Design md5_iter, start of the top module:
module md5_iter(output wire [127:0] digest_o, output reg valid, output reg [63:0] value, input clk, rst, input [63:0] message, input new_message);
	reg [1:0] round;
	reg [3:0] phase;
	reg [127:0] digest;
	wire [511:0] padded_message;
	reg [127:0] current_state;
	wire [127:0] next_state;
	reg idle;
	always @ (posedge clk) begin
		if( rst ) begin
			round <= 2'd0;
			phase <= 4'd0;
			valid <= 1'b0;
			current_state <= {32'h67452301, 32'hefcdab89, 32'h98badcfe, 32'h10325476};
			digest <= 128'd0;
			value <= 128'd0;
			idle <= 1'b1;
		end
		else begin
			if( idle ) begin
				round <= 2'd0;
				phase <= 4'd0;
				current_state <= {32'h67452301, 32'hefcdab89, 32'h98badcfe, 32'h10325476};
				idle <= ~new_message;
				if( new_message ) begin
					value <= message;
					valid <= 1'b0;
					digest <= 128'd0;
				end
			end
			else begin
				phase <= phase + 4'd1;
				if( phase == 4'd15 ) begin
					round <= round + 2'd1;
					if( round == 2'd3 ) begin
						valid <= 1'b1;
						digest <= {next_state[127:96]+32'h67452301, next_state[95:64]+32'hefcdab89,  next_state[63:32]+32'h98badcfe, next_state[31:0]+32'h10325476};
						idle <= 1'b1;
					end
				end
				current_state <= next_state;
  ...
Size in the first run: roughly 4,400 cells after synthesis, roughly 330 flip-flops, about 260 I/O pins, ~27,000 sq um of cells after synthesis.
make LEC_CHECK=0 ABC_AREA=1 CAP_MARGIN=20 CELL_PAD_IN_SITES_GLOBAL_PLACEMENT=0 CORE_MARGIN=4 CORE_UTILIZATION=70 CTS_CLUSTER_SIZE=27 GPL_ROUTABILITY_DRIVEN=1 GPL_TIMING_DRIVEN=1 MAX_ROUTING_LAYER=met5 PLACE_DENSITY_LB_ADDON=0.08 SETUP_SLACK_MARGIN=1.06 SLEW_MARGIN=20 finish   # period 6.64 ns
run.sh (not shown) runs the stock make flow with config.mk's settings and CLKGATE_MAP_FILE=.
The baseline failed in 4_1_cts.
Change:
- ABC_AREA: 1 -> unset
- CELL_PAD_IN_SITES_GLOBAL_PLACEMENT: 0 -> unset
- CORE_MARGIN: 4 -> 2
- CORE_UTILIZATION: 70 -> 40
- CTS_CLUSTER_SIZE: 27 -> unset
- GPL_ROUTABILITY_DRIVEN: 1 -> unset
- GPL_TIMING_DRIVEN: 1 -> unset
- MAX_ROUTING_LAYER: met5 -> unset
- PLACE_DENSITY_LB_ADDON: 0.08 -> unset
- SETUP_SLACK_MARGIN: 1.06 -> unset
- clock period: 6.64 -> 9.85 ns (I/O delays scaled with it)
This time the run ran to the end with no violations. Synthesized cell count goes down by 14%. Area after synthesis goes up by 3.0%. Die size goes up by 72%.
Change:
- CORE_UTILIZATION: 40 -> 57
- CTS_CLUSTER_SIZE: unset -> 53
- SLEW_MARGIN: 20 -> 25
- clock period: 9.85 -> 5.47 ns (I/O delays scaled with it)
Result:
- This time the run failed in 5_1_grt
- synthesized cell count stays the same
- synthesized area stays the same
- die size fell by 29%
Change:
- CORE_UTILIZATION: 57 -> 40
- CTS_CLUSTER_SIZE: 53 -> unset
- SETUP_SLACK_MARGIN: unset -> -0.05
- SLEW_MARGIN: 25 -> 20
- clock period: 5.47 -> 9.85 ns (I/O delays scaled with it)
What happened:
- With this change the flow completed with no timing, DRC or antenna violations
- synthesized area stays the same
- die area grows by well over a third
- synthesized cell count is unchanged
Change:
- ABC_AREA: unset -> 1
- CORE_ASPECT_RATIO: unset -> 0.5
- CORE_UTILIZATION: 40 -> 72
- CTS_CLUSTER_DIAMETER: unset -> 398
- CTS_CLUSTER_SIZE: unset -> 98
- SETUP_SLACK_MARGIN: -0.05 -> 1.69
- SLEW_MARGIN: 20 -> 40
- TNS_END_PERCENT: unset -> 10
- clock period: 9.85 -> 5.8 ns (I/O delays scaled with it)
Outcome: Now the flow died in 3_5_place_dp. Synthesized cell count came out higher by 16%. Die area came out lower by 45%. Area after synthesis came out lower by 2.9%.

## lane 1
md5_iter again, from the RTL that the note above started with.
export LEC_CHECK = 0
export ABC_AREA = 1
export CAP_MARGIN = 20
export CELL_PAD_IN_SITES_GLOBAL_PLACEMENT = 2
export CORE_MARGIN = 2
export CORE_UTILIZATION = 33
export GPL_ROUTABILITY_DRIVEN = 1
export GPL_TIMING_DRIVEN = 0
export MAX_ROUTING_LAYER = met5
export PLACE_DENSITY = 0.72
export SETUP_SLACK_MARGIN = 1.06
export SLEW_MARGIN = 20
create_clock -name core_clock -period 7.45 [get_ports {clk}]
Lane 1 finished all stages; however, its layout fails the closing checks, the failures being negative setup slack.
Input-level comparison between lane 2 and lane 1:
-- flow/config.mk --
<<< lane 1, line 10
export CELL_PAD_IN_SITES_GLOBAL_PLACEMENT = 2
>>> lane 2, line 10
export CELL_PAD_IN_SITES_GLOBAL_PLACEMENT = 0
<<< lane 1, line 12
export CORE_UTILIZATION = 33
>>> lane 2, line 12
export CORE_UTILIZATION = 58
<<< lane 1, line 14
export GPL_TIMING_DRIVEN = 0
>>> lane 2, line 14
export GPL_TIMING_DRIVEN = 1
<<< lane 1, line 16
export PLACE_DENSITY = 0.72
>>> lane 2, line 16
## What came out
Lane 2 | ERROR | global routing (5_1_grt). Lane 1 → lane 2: adder and majority cell fraction of the synthesized area closely matched the old numbers, post-placement cell area up about 13%, summed standard-cell area reported by yosys saw little to no change, post-CTS setup-driven buffer insertion count shows a reduction of 21. Higher cell count after placement among lane 2 and lane 1: lane 2. Summary of the comparison: count of instances resized after the clock tree is built is lower in lane 2, relative to lane 1. Placement row count (lower): lane 2. Comparing lane 2 with lane 1, the instance count of the mapped netlist came out essentially unchanged. Worst slack after detailed placement up 2.60 ns in lane 2 wrt lane 1. Compared with lane 1, lane 2 shows a lower die size. Die outline height went down by more than 10% going from lane 1 to lane 2.
Inputs modified between lane 2 and lane 3:
==> flow/config.mk <==
export PLATFORM = sky130hd
export DESIGN_NAME = md5_iter
export DESIGN_NICKNAME = md5_iter
export VERILOG_FILES = /design/flow/design.v
export SDC_FILE = /design/flow/constraint.sdc
export NUM_CORES = 4
export LEC_CHECK = 0
export CAP_MARGIN = 20
export CORE_MARGIN = 2
export CORE_UTILIZATION = 40
export SLEW_MARGIN = 20
==> flow/constraint.sdc <==
create_clock -name core_clock -period 10.0 [get_ports {clk}]
set_input_delay 2.0000 -clock core_clock [delete_from_list [all_inputs] [get_ports {clk}]]
set_output_delay 2.0000 -clock core_clock [all_outputs]
set_load 0.01 [all_outputs]
==> results <==
- Going from lane 2 to lane 3, initial cell density of the core fell 19 points; synthesized-area fraction occupied by ao, oa, aoi and oai cells rose 3.9 points; post-synth area from yosys stat rose 820 sq um; die height rose 48 microns; sequential-to-total area share from yosys stat fell 0.72 points.
- Lane 3 went all the way through the flow, and no timing, DRC or antenna check failed.
Input-level comparison between lane 4 and lane 3:
-- flow/config.mk --
<<< lane 3, line 8
>>> lane 4, line 8
export ABC_AREA = 1
<<< lane 3, line 9
>>> lane 4, line 10
export CELL_PAD_IN_SITES_DETAIL_PLACEMENT = 2
export CELL_PAD_IN_SITES_GLOBAL_PLACEMENT = 1
export CORE_ASPECT_RATIO = 0.57
<<< lane 3, line 11
export SLEW_MARGIN = 20
>>> lane 4, line 15
export CTS_CLUSTER_DIAMETER = 103
export CTS_CLUSTER_SIZE = 93
export GPL_ROUTABILITY_DRIVEN = 0
export HOLD_SLACK_MARGIN = 0.05
export MAX_ROUTING_LAYER = met5
export SETUP_SLACK_MARGIN = 2.08
export SLEW_MARGIN = 15
export TNS_END_PERCENT = 45
Results
- Seen in the log of lane 4: DPL-0033 during detailed placement (3_5_place_dp), after which the run never completed.
- Lane 4: die height lower than lane 3
- Of lane 4 and lane 3, the run reporting the higher chip area in the Yosys report was lane 3.
- Number of unique standard cell types used by synthesis, lane 4 vs lane 3: down by more than a quarter
- Of lane 4 and lane 3, the run reporting the higher number of cells produced by synthesis was lane 4.
- Comparing lane 4 and lane 3, the lower mux cell area share after synthesis was measured on lane 4.
- Proportion of register bits with asynchronous set or reset after synthesis: lane 3 vs lane 4 identical
- NOTE die size lane 3->lane 4 decreased by a few percent
